==> flow/design.v <==
module bldc_esc #(parameter DATA_WIDTH = 16,parameter debounce = 3)(
  input clk,              		 
  input reset,            		 
  input pwm_en,						 
  input encoder_a,  				 
  input encoder_b,  				 
  input [DATA_WIDTH-1:0] pwm_period,	 
  input [DATA_WIDTH-1:0] period_reference,	 
  input [DATA_WIDTH-1:0] Kp_ext, 
  input [DATA_WIDTH-1:0] Ki_ext, 
  input [DATA_WIDTH-1:0] Kd_ext, 
  input override_internal_pid,		 
  output reg motor_positive,   		 
  output reg motor_negative 			 
);
  reg motor_pwm;
  reg [DATA_WIDTH-1:0] pwm_counter;
  reg [DATA_WIDTH-1:0] pwm_duty_cycle;
  reg [1:0]encoder_state;
  reg [1:0]prev_encoder_state;
  reg [1:0]pwm_direction;
  reg [DATA_WIDTH-1:0] period_speed ; 
  reg [DATA_WIDTH-1:0] speed_ctr;
  reg [DATA_WIDTH-1:0] Kp ;
  reg [DATA_WIDTH-1:0] Ki ;
  reg [DATA_WIDTH-1:0] Kd ;
  reg signed[DATA_WIDTH-1:0] error;
  reg signed[(DATA_WIDTH)-1:0] integral;
  reg signed[DATA_WIDTH-1:0] derivative;
  reg signed [(DATA_WIDTH)-1:0] pid_output;
  reg signed[DATA_WIDTH-1:0] previous_error;
  reg [2:0] encoder_a_shift_reg;
  reg encoder_a_reg;
  reg [2:0] encoder_b_shift_reg;
  reg encoder_b_reg;
 always @(posedge clk or posedge reset) begin
    if (reset) begin
        integral <= 16'b0;
        pwm_counter <= {DATA_WIDTH{1'b0}};
        encoder_state <= 2'b0;
        prev_encoder_state <= 2'b0;
        pwm_direction<=2'b00;
        motor_positive<=1'b0;
        motor_negative<=1'b0;
        Kp <= 16'd1;
        Ki <= 16'd0;
        Kd <= 16'd0;
        speed_ctr<={DATA_WIDTH{1'b0}};
        previous_error <= {DATA_WIDTH{1'b0}};
        error<=8'b0;
        period_speed <= 16'b0;
        pid_output <= 16'b0;
        derivative <= 16'b0;
        pwm_duty_cycle <= 16'b0;
        motor_pwm <= 1'b0;
        encoder_a_shift_reg <= 3'b0;
        encoder_a_reg <= 1'b0;
        encoder_b_shift_reg <= 3'b0;
        encoder_b_reg <= 1'b0;
    end 
    else begin
        encoder_a_shift_reg <= {encoder_a_shift_reg[debounce-2:0],encoder_a};
        if (encoder_a_shift_reg == {debounce{1'b0}} || encoder_a_shift_reg == {debounce{1'b1}})begin
            encoder_a_reg <= encoder_a_shift_reg[0];
        end
        encoder_b_shift_reg <= {encoder_b_shift_reg[debounce-2:0],encoder_b};
        if (encoder_b_shift_reg == {debounce{1'b0}} || encoder_b_shift_reg == {debounce{1'b1}})begin
            encoder_b_reg <= encoder_b_shift_reg[0];
        end
        pid_output <= Kp * error + Ki * integral + Kd * derivative;	 
        if(pid_output<1) begin			 
			pwm_duty_cycle<=pwm_period;
		end 
		else if (pid_output>pwm_period) begin	 
			pwm_duty_cycle<=1;
		end 
		else begin
			pwm_duty_cycle<= pid_output;	 
		end
        derivative <= error - previous_error;
        if (integral + error > 2047) begin  
            integral <= 2047;  
        end 
        else if (integral + error < -2048) begin
            integral <= -2048; 
        end 
        else begin
            integral <= integral + error;  
        end
        previous_error<=error;
        error <= period_reference - period_speed;
        motor_pwm <= (pwm_counter < pwm_duty_cycle) & pwm_en;  
        if (pwm_counter == pwm_period) begin
            pwm_counter <= 16'd0;
        end
        else begin
            pwm_counter <= pwm_counter + 1;
        end
        encoder_state <= {encoder_a_reg, encoder_b_reg};
        prev_encoder_state <= encoder_state;
        case ({encoder_state, prev_encoder_state})
            4'b0100, 4'b1101,4'b1011: begin 
                pwm_direction<=2'b10;
            end
            4'b1000,4'b1110,4'b0111: begin 
                pwm_direction<=2'b01;
            end
            4'b1100, 4'b0011, 4'b1001,4'b0110: begin 
                pwm_direction<=2'b00;
            end
            default: begin
                pwm_direction<=pwm_direction; 
            end
        endcase
        if(pwm_en==1'b0)begin
            motor_positive<=1'b0;
            motor_negative<=1'b0;
		end 
		else begin
            case(pwm_direction)
                2'b00: begin
      				if(period_reference>32767) begin  
						motor_positive<=1'b0;
						motor_negative<=motor_pwm;
					end
					else begin
						motor_positive<=motor_pwm;
						motor_negative<=1'b0;
					end
                end 
                2'b01:begin
                    motor_positive<=1'b0;
                    motor_negative<=motor_pwm;
                end
                2'b10:begin
                    motor_positive<=motor_pwm;
                    motor_negative<=1'b0;
                end
                default: begin
                    motor_positive <= 1'b0;
                    motor_negative <= 1'b0;
                end
            endcase
        end
		if(override_internal_pid) begin
			Kp<=Kp_ext;
			Ki<=Ki_ext;
			Kd<=Kd_ext;
		end 
		else begin
			Kp<=Kp;
			Ki<=Ki;
			Kd<=Kd;
		end
      if((prev_encoder_state[0]==1'b0 && encoder_a_reg==1'b1) || speed_ctr==16'h00ff) begin
            period_speed<=speed_ctr;
            speed_ctr<={DATA_WIDTH{1'b0}};
        end else begin
            speed_ctr<=speed_ctr+1;
        end
    end
 end
endmodule
Settings: LEC_CHECK=0, CAP_MARGIN=20, CELL_PAD_IN_SITES_DETAIL_PLACEMENT=2, CELL_PAD_IN_SITES_GLOBAL_PLACEMENT=2, CORE_ASPECT_RATIO=0.67, CORE_MARGIN=6, CORE_UTILIZATION=28, CTS_CLUSTER_DIAMETER=103, GPL_ROUTABILITY_DRIVEN=0, HOLD_SLACK_MARGIN=-0.04, MAX_ROUTING_LAYER=met5, MIN_ROUTING_LAYER=met2, PLACE_DENSITY_LB_ADDON=0.15, SETUP_SLACK_MARGIN=0.16, SLEW_MARGIN=20, TNS_END_PERCENT=55; clock period 4.24 ns.
run.sh (not shown) runs the stock make flow with config.mk's settings and CLKGATE_MAP_FILE=.
The starting point ran to the end with violations: negative setup slack.
Change:
- ABC_AREA: default -> 1
- CELL_PAD_IN_SITES_DETAIL_PLACEMENT: 2 -> 1
- CELL_PAD_IN_SITES_GLOBAL_PLACEMENT: 2 -> default
- CORE_ASPECT_RATIO: 0.67 -> 1.26
- CTS_CLUSTER_DIAMETER: 103 -> 391
- GPL_ROUTABILITY_DRIVEN: 0 -> 1
- GPL_TIMING_DRIVEN: default -> 0
- HOLD_SLACK_MARGIN: -0.04 -> default
- SETUP_SLACK_MARGIN: 0.16 -> 0.8
Outcome: The new run completed and failed the layout checks on negative setup slack; sequential share of layout area hardly moves; die area came out higher by a few percent; synthesized area grows by a few percent; wire length fell by a little under a tenth; design area hardly moves.
Change:
- CELL_PAD_IN_SITES_DETAIL_PLACEMENT: 1 -> default
- CORE_ASPECT_RATIO: 1.26 -> default
- CORE_MARGIN: 6 -> 2
- CORE_UTILIZATION: 28 -> 72
- CTS_CLUSTER_DIAMETER: 391 -> default
- GPL_ROUTABILITY_DRIVEN: 1 -> default
- GPL_TIMING_DRIVEN: 0 -> default
- MAX_ROUTING_LAYER: met5 -> default
- MIN_ROUTING_LAYER: met2 -> default
- PLACE_DENSITY: default -> 0.6
- PLACE_DENSITY_LB_ADDON: 0.15 -> default
- SETUP_SLACK_MARGIN: 0.8 -> default
- TNS_END_PERCENT: 55 -> default
- clock period: 4.24 -> 5.82 ns (I/O delays scaled with it)
Outcome: The changed run completed, yet does not pass: negative setup slack. Die size drops by 63%. Clock skew falls by 0.012 ns. Register-to-register slack improves by 1.6 ns. Worst setup slack improves by 1.6 ns. Wire length drops by 13%. Synthesized area is unchanged. Synthesized cell count stays the same.
Change:
- PLACE_DENSITY: 0.6 -> 0.42
- clock period: 5.82 -> 4.31 ns (I/O delays scaled with it)
The new run finished but fails on negative setup slack.
Fmax fell by 1.1%.
Count of clock-buffer cells in the layout rose by 1.
Worst setup slack degrades by 1.6 ns.
Critical path depth fell by 1.
Non-clock buffer count rose by 13.
Synthesized area is unchanged.
Change:
- ABC_AREA: 1 -> default
- CTS_CLUSTER_SIZE: default -> 41
- PLACE_DENSITY: 0.42 -> default
- clock period: 4.31 -> 6.47 ns (I/O delays scaled with it)
Result:
- The changed run finished with negative setup slack left
- wire length came out lower by 16%
- worst hold slack degrades by 0.014 ns
- core utilization came out lower by 2.7 points
- global-route usage came out lower by 3.2 points
- cell count came out lower by 18%
- critical path depth came out higher by 3
- non-clock buffer count came out lower by 69
Change:
- CTS_CLUSTER_SIZE: 41 -> default
- PLACE_DENSITY_LB_ADDON: default -> 0.01
- SETUP_SLACK_MARGIN: default -> 1.78
- clock period: 6.47 -> 6.17 ns (I/O delays scaled with it)
The new run completed and failed the layout checks on negative setup slack.
Flip-flop count does not change.
Cell area goes up by 2.9%.
Setup slack is worse by 0.24 ns.
Wire length went up by 11%.
Synthesized cell count does not change.
Global-route usage went up by 1.3 points.
Worst hold slack hardly moves.
Synthesized area is unchanged.
